== oak ==
==> flow/design.v (excerpt) <==
module PE (
    input              clk,
    input              CIM_en,
    input              STDW,  
    input              STDR,  
    input        [5:0] STD_A,  
    input        [3:0] weight_in,  
    input      [255:0] act_in,  
    output reg   [3:0] weight_out,  
    output reg  [13:0] PSUM  
);
reg  [255:0] weight;  
integer i;
always @(posedge clk) begin
    for (i = 0; i < 64; i = i+1) begin
        if (STDW && STD_A == i) begin  
            weight[4*i+3 -: 4] <= weight_in;
        end
    end
end
always@(*) begin
    weight_out = 4'b0;
    PSUM = 14'b0;
    if (STDW) begin  
    end
    else if (STDR) begin  
        weight_out = weight[4*STD_A+3 -: 4];
    end
    else begin  
        if (CIM_en) begin
            for (i = 0; i < 64; i = i+1) begin
                PSUM = PSUM + weight[4*i+3 -: 4] * act_in[4*i+3 -: 4];  
            end
        end
    end
end
endmodule
Size: roughly 4400 cells after synthesis, about 260 flip-flops.
clock: 10.3 ns
lec_check: 0
cap_margin: 30
cell_pad_in_sites_global_placement: 0
core_aspect_ratio: 0.72
core_margin: 2
core_utilization: 72
cts_cluster_size: 81
gpl_routability_driven: 1
max_routing_layer: met4
place_density_lb_addon: 0.01
setup_slack_margin: 3.05
slew_margin: 40
tns_end_percent: 40
run.sh (not shown) runs the stock make flow with config.mk's settings and CLKGATE_MAP_FILE=.
STATUS run=oak STAGES=ALL_DONE FINAL_CHECKS=FAILED CAUSE=setup timing
#### Input delta (pine over oak)
Settings: changing CORE_ASPECT_RATIO from 0.72 to 1.57; changing PLACE_DENSITY_LB_ADDON from 0.01 to 0.21; removing CTS_CLUSTER_SIZE (formerly 81); changing CORE_UTILIZATION from 72 to 65; removing TNS_END_PERCENT (formerly 40); changing CAP_MARGIN from 30 to 20; changing SLEW_MARGIN from 40 to 0; changing SETUP_SLACK_MARGIN from 3.05 to -2.0; changing the clock period (ns, I/O delays scaled along) from 10.3 to 16.5.
==> results <==
Final checks on pine, whose flow otherwise completed, came back failing, citing setup timing. Changes observed in pine relative to oak: via count -8.7%, cell area fell about 5%. Going from oak to pine, tap cell instance count rose 95; worst hold slack rose 1.43 ns; number of detailed-route iterations in the first pass rose 1. Lower critical path depth in cells was reported by oak, not pine.
diff inputs: pine => birch
Settings: MAX_ROUTING_LAYER no longer set, was met4; CORE_UTILIZATION now 25, was 65; GPL_ROUTABILITY_DRIVEN no longer set, was 1; SETUP_SLACK_MARGIN no longer set, was -2.0; PLACE_DENSITY_LB_ADDON no longer set, was 0.21; CELL_PAD_IN_SITES_GLOBAL_PLACEMENT no longer set, was 0; SLEW_MARGIN now 20, was 0; CORE_ASPECT_RATIO no longer set, was 1.57; the clock period (ns, I/O delays scaled along) now 27.0, was 16.5.
==> comparison <==
The final layout from birch, which completed every stage, passed the timing, DRC and antenna checks at the end of the flow. Worst-case setup margin in the final layout improves in birch relative to pine. pine -> birch: chip area in the Yosys report delta 0, exact match. Relative to pine, first-pass GRT wire length has increased by 22000 um in birch. Taking pine as the reference point, the total met2 wirelength after detailed routing of birch rises by 18%. The final standard cell area without fillers of birch was inferior to that of pine.
Edits applied to the flow inputs when going from birch to maple:
Settings: changing CORE_UTILIZATION from 25 to 72; setting MAX_ROUTING_LAYER to met4 for the first time; setting PLACE_DENSITY to 0.65 for the first time; changing the clock period (ns, I/O delays scaled along) from 27.0 to 13.8.
Results
[compare] base=birch new=maple: sequential share of layout area was more or less identical; utilization went up by 55 points.
maple vs. birch: post-detailed-routing wire length went down, average wire length per cell after detail routing went up about 9%, setup-violating endpoint count in the final report went up by 10.
maple -> stages 100% | layout checks FAIL | setup timing


Setup of build 82:
Starting RTL as in the previous note.
Settings: LEC_CHECK=0, CAP_MARGIN=40, CELL_PAD_IN_SITES_DETAIL_PLACEMENT=2, CORE_MARGIN=3, CORE_UTILIZATION=40, CTS_CLUSTER_SIZE=81, PLACE_DENSITY_LB_ADDON=0.21, SETUP_SLACK_MARGIN=0.66, SLEW_MARGIN=35; clock period 20.0 ns.
Every stage of the flow completed for build 82, and the final layout passed the timing, DRC and antenna checks.
diff inputs: build 82 => build 67
==> flow/config.mk <==
export PLATFORM = sky130hd
export DESIGN_NAME = PE
export DESIGN_NICKNAME = PE
export VERILOG_FILES = /design/flow/design.v
export SDC_FILE = /design/flow/constraint.sdc
export NUM_CORES = 4
export LEC_CHECK = 0
export CAP_MARGIN = 20
export CORE_ASPECT_RATIO = 1.42
export CORE_MARGIN = 2
export CORE_UTILIZATION = 44
export CTS_CLUSTER_DIAMETER = 100
export CTS_CLUSTER_SIZE = 15
export PLACE_DENSITY = 0.69
export SLEW_MARGIN = 20
export TNS_END_PERCENT = 15
[summary]
Side by side, final area turned out lower in build 67 than in build 82. Summary of build 67 over build 82: peak clock frequency supported by timing rose by about 2.7%, final HPWL from detailed placement fell by about 23%, post-synthesis cell area stayed essentially flat, final clock period utilization by the worst path fell by 2.5 points. Per the final summary, build 67 finished and its layout is clean on timing, DRC and antenna. Route | build 67 vs build 82 | wire shorter in build 67. Going from build 82 to build 67, die area decreased by 10% relative to the old numbers; post-placement worst setup slack increased by 0.40 ns relative to the old numbers.
Modified inputs, build 93 compared to build 67
==> flow/config.mk <==
export PLATFORM = sky130hd
export DESIGN_NAME = PE
export DESIGN_NICKNAME = PE
export VERILOG_FILES = /design/flow/design.v
export SDC_FILE = /design/flow/constraint.sdc
export NUM_CORES = 4
export LEC_CHECK = 0
export ABC_AREA = 1
export CAP_MARGIN = 20
export CELL_PAD_IN_SITES_DETAIL_PLACEMENT = 2
export CORE_ASPECT_RATIO = 1.41
export CORE_MARGIN = 3
export CORE_UTILIZATION = 40
export CTS_CLUSTER_SIZE = 30
export GPL_ROUTABILITY_DRIVEN = 1
export HOLD_SLACK_MARGIN = 0.12
export MAX_ROUTING_LAYER = met4
export PLACE_DENSITY_LB_ADDON = 0.21
export SETUP_SLACK_MARGIN = 0.66
export SLEW_MARGIN = 40
Results
On xor and xnor area share after synthesis, build 93 tracks build 67 almost exactly. Compared with build 67, in build 93 wire length moved up.
Inputs modified between build 93 and build 29:
==> flow/config.mk <==
export PLATFORM = sky130hd
export DESIGN_NAME = PE
export DESIGN_NICKNAME = PE
export VERILOG_FILES = /design/flow/design.v
export SDC_FILE = /design/flow/constraint.sdc
export NUM_CORES = 4
export LEC_CHECK = 0
export CAP_MARGIN = 20
export CORE_ASPECT_RATIO = 1.42
export CORE_MARGIN = 2
export CORE_UTILIZATION = 44
export CTS_CLUSTER_DIAMETER = 370
export CTS_CLUSTER_SIZE = 15
export PLACE_DENSITY = 0.69
export SLEW_MARGIN = 20
export TNS_END_PERCENT = 15
- Build 93 was routed with more vias than build 29.
- The post-synth area from yosys stat of build 29 falls short of that of build 93 by about 3%.
- The sequential share of layout area number comes out higher for build 29 vs build 93.
- Diff build 93 -> build 29: global-route wire length before repair now smaller, combined flip-flop and latch cell area comparable.
- [build 29] placed instance count fell 1504 relative to build 93
- Compared with build 93, in build 29 area share of xor/xnor cells in the synthesized design roughly the same, number of buffers created by CTS lower, logic gate fraction of the total cell area higher, synthesized cell count lower.
The following lists how build 12 was set up differently from build 29:
==> flow/config.mk <==
export PLATFORM = sky130hd
export DESIGN_NAME = PE
export DESIGN_NICKNAME = PE
export VERILOG_FILES = /design/flow/design.v
export SDC_FILE = /design/flow/constraint.sdc
export NUM_CORES = 4
export LEC_CHECK = 0
export CAP_MARGIN = 20
export CELL_PAD_IN_SITES_DETAIL_PLACEMENT = 2
export CORE_MARGIN = 3
export CORE_UTILIZATION = 40
export CTS_CLUSTER_SIZE = 30
export GPL_ROUTABILITY_DRIVEN = 1
export HOLD_SLACK_MARGIN = 0.12
export MAX_ROUTING_LAYER = met4
export PLACE_DENSITY_LB_ADDON = 0.21
export SETUP_SLACK_MARGIN = 0.66
export SLEW_MARGIN = 40
| detailed route wirelength on metal2 | build 12 vs build 29 | 29% higher |. Between build 12 and build 29, it is build 12 whose share of the final layout cell area in sequential cells is lower, by 0.27 points. Going from build 29 to build 12, final instance area higher, gate count of the mapped netlist ~0 delta.
Here is what was changed in the inputs of build 55 compared with build 12.
==> flow/config.mk <==
export PLATFORM = sky130hd
export DESIGN_NAME = PE
export DESIGN_NICKNAME = PE
export VERILOG_FILES = /design/flow/design.v
export SDC_FILE = /design/flow/constraint.sdc
export NUM_CORES = 4
export LEC_CHECK = 0
export CAP_MARGIN = 20
export CELL_PAD_IN_SITES_GLOBAL_PLACEMENT = 1
export CORE_ASPECT_RATIO = 1.57
export CORE_MARGIN = 3
export CORE_UTILIZATION = 64
export GPL_ROUTABILITY_DRIVEN = 1
export MAX_ROUTING_LAYER = met4
export SLEW_MARGIN = 10
==> flow/constraint.sdc <==
create_clock -name core_clock -period 13.2 [get_ports {clk}]
set_input_delay 2.6400 -clock core_clock [delete_from_list [all_inputs] [get_ports {clk}]]
set_output_delay 2.6400 -clock core_clock [all_outputs]
set_load 0.01 [all_outputs]
### Flow results
Although it ran to completion, build 55 produced a layout that fails the final checks because of setup timing. Lower highest net fanout along the worst path among build 12 and build 55: build 55. Diff build 55..build 12 | number of synthesized flops with an enable pin | unchanged. Between build 12 and build 55, the aggregate routed wire length is lower for build 55. The higher worst setup slack came out of build 12.


Setup of run 1:
The RTL this note starts from:
==> flow/design.v <==
module PE (
    input              clk,
    input              CIM_en,
    input              STDW,  
    input              STDR,  
    input        [5:0] STD_A,  
    input        [3:0] weight_in,  
    input      [255:0] act_in,  
    output reg   [3:0] weight_out,  
    output reg  [13:0] PSUM  
);
reg  [255:0] weight;  
integer i;
always @(posedge clk) begin
    for (i = 0; i < 64; i = i+1) begin
        if (STDW && STD_A == i) begin  
            weight[4*i+3 -: 4] <= weight_in;
        end
    end
end
always@(*) begin
    weight_out = 4'b0;
    PSUM = 14'b0;
    if (STDW) begin  
    end
    else if (STDR) begin  
        weight_out = weight[4*STD_A+3 -: 4];
    end
    else begin  
        if (CIM_en) begin
            for (i = 0; i < 64; i = i+1) begin
                PSUM = PSUM + weight[4*i+3 -: 4] * act_in[4*i+3 -: 4];  
            end
        end
    end
end
endmodule
export LEC_CHECK = 0
export CAP_MARGIN = 20
export CORE_ASPECT_RATIO = 0.92
export CORE_MARGIN = 2
export CORE_UTILIZATION = 72
export CTS_CLUSTER_DIAMETER = 88
export CTS_CLUSTER_SIZE = 50
export GPL_ROUTABILITY_DRIVEN = 0
export MAX_ROUTING_LAYER = met4
export PLACE_DENSITY_LB_ADDON = 0.06
export SETUP_SLACK_MARGIN = 1.3
export SLEW_MARGIN = 20
create_clock -name core_clock -period 9.6 [get_ports {clk}]
The flow completed for run 1, but it is not clean: the layout still shows negative setup slack.
#### Input delta (run 2 over run 1)
==> flow/config.mk <==
export PLATFORM = sky130hd
export DESIGN_NAME = PE
export DESIGN_NICKNAME = PE
export VERILOG_FILES = /design/flow/design.v
export SDC_FILE = /design/flow/constraint.sdc
export NUM_CORES = 4
export LEC_CHECK = 0
export CAP_MARGIN = 20
export CORE_MARGIN = 2
export CORE_UTILIZATION = 40
export SLEW_MARGIN = 20
==> flow/constraint.sdc <==
create_clock -name core_clock -period 18.6 [get_ports {clk}]
set_input_delay 3.7200 -clock core_clock [delete_from_list [all_inputs] [get_ports {clk}]]
set_output_delay 3.7200 -clock core_clock [all_outputs]
set_load 0.01 [all_outputs]
### Flow results
- The flow did not stop early for run 2: all stages ran, and the layout cleared the timing, DRC and antenna checks.
- Aggregate routed wire length, run 2 vs run 1: down slightly
- From run 1 to run 2 the numbers moved as follows: count of clock-net buffers in the final layout rose by 16; estimated wirelength of the detail-placed design moved up.
#### Input delta (run 3 over run 2)
--- a/flow/config.mk
+++ b/flow/config.mk
@@ -9,3 +9,6 @@
 export CORE_MARGIN = 2
-export CORE_UTILIZATION = 40
+export CORE_UTILIZATION = 72
+export HOLD_SLACK_MARGIN = -0.08
+export MAX_ROUTING_LAYER = met4
+export SETUP_SLACK_MARGIN = -0.69
 export SLEW_MARGIN = 20
==> flow/constraint.sdc <==
create_clock -name core_clock -period 10.3 [get_ports {clk}]
set_input_delay 2.0600 -clock core_clock [delete_from_list [all_inputs] [get_ports {clk}]]
set_output_delay 2.0600 -clock core_clock [all_outputs]
set_load 0.01 [all_outputs]
Notes after the runs:
In run 3 the implementation ran to completion but is not tape-out ready, as the final checks report negative setup slack.
NOTE floorplan row count run 2->run 3 decreased by more than a quarter
Compared with run 2, run 3 shows a lower register fraction of the total cell area.
In the metrics for run 2 and run 3, the one carrying the lower global-route usage over all layers is run 2.
Looking at via count of the routed design, run 3 sits about 16% above run 2.
The inputs of run 4 differ from those of run 3 as listed below.
--- a/flow/config.mk
+++ b/flow/config.mk
@@ -9,6 +9,3 @@
 export CORE_MARGIN = 2
-export CORE_UTILIZATION = 72
-export HOLD_SLACK_MARGIN = -0.08
-export MAX_ROUTING_LAYER = met4
-export SETUP_SLACK_MARGIN = -0.69
+export CORE_UTILIZATION = 23
 export SLEW_MARGIN = 20
==> flow/constraint.sdc <==
create_clock -name core_clock -period 22.6 [get_ports {clk}]
set_input_delay 4.5200 -clock core_clock [delete_from_list [all_inputs] [get_ports {clk}]]
set_output_delay 4.5200 -clock core_clock [all_outputs]
set_load 0.01 [all_outputs]
==> results <==
- The sole clean run among run 4 and run 3 is run 4.
- Completing all stages was not enough for run 3: its layout failed the final checks because of negative setup slack.
- Of the two values seen for capturing instance or port of the critical path, PSUM[9] was produced by run 4 and PSUM[5] by run 3.
- Comparing run 4 and run 3, the lower initial antenna violation count is on run 3.
- Comparing post-route standard cell area excluding fillers for run 4 and run 3, the smaller number came from run 4.
- Run 4 against run 3: total wirelength of the detailed-routed design went up by 13 mm, core utilization went down by 61 points.
- Number of non-clock buffers ended up 63% lower on run 4 than on run 3.
- On worst setup slack: between run 4 and run 3, it ends up lower for run 3.
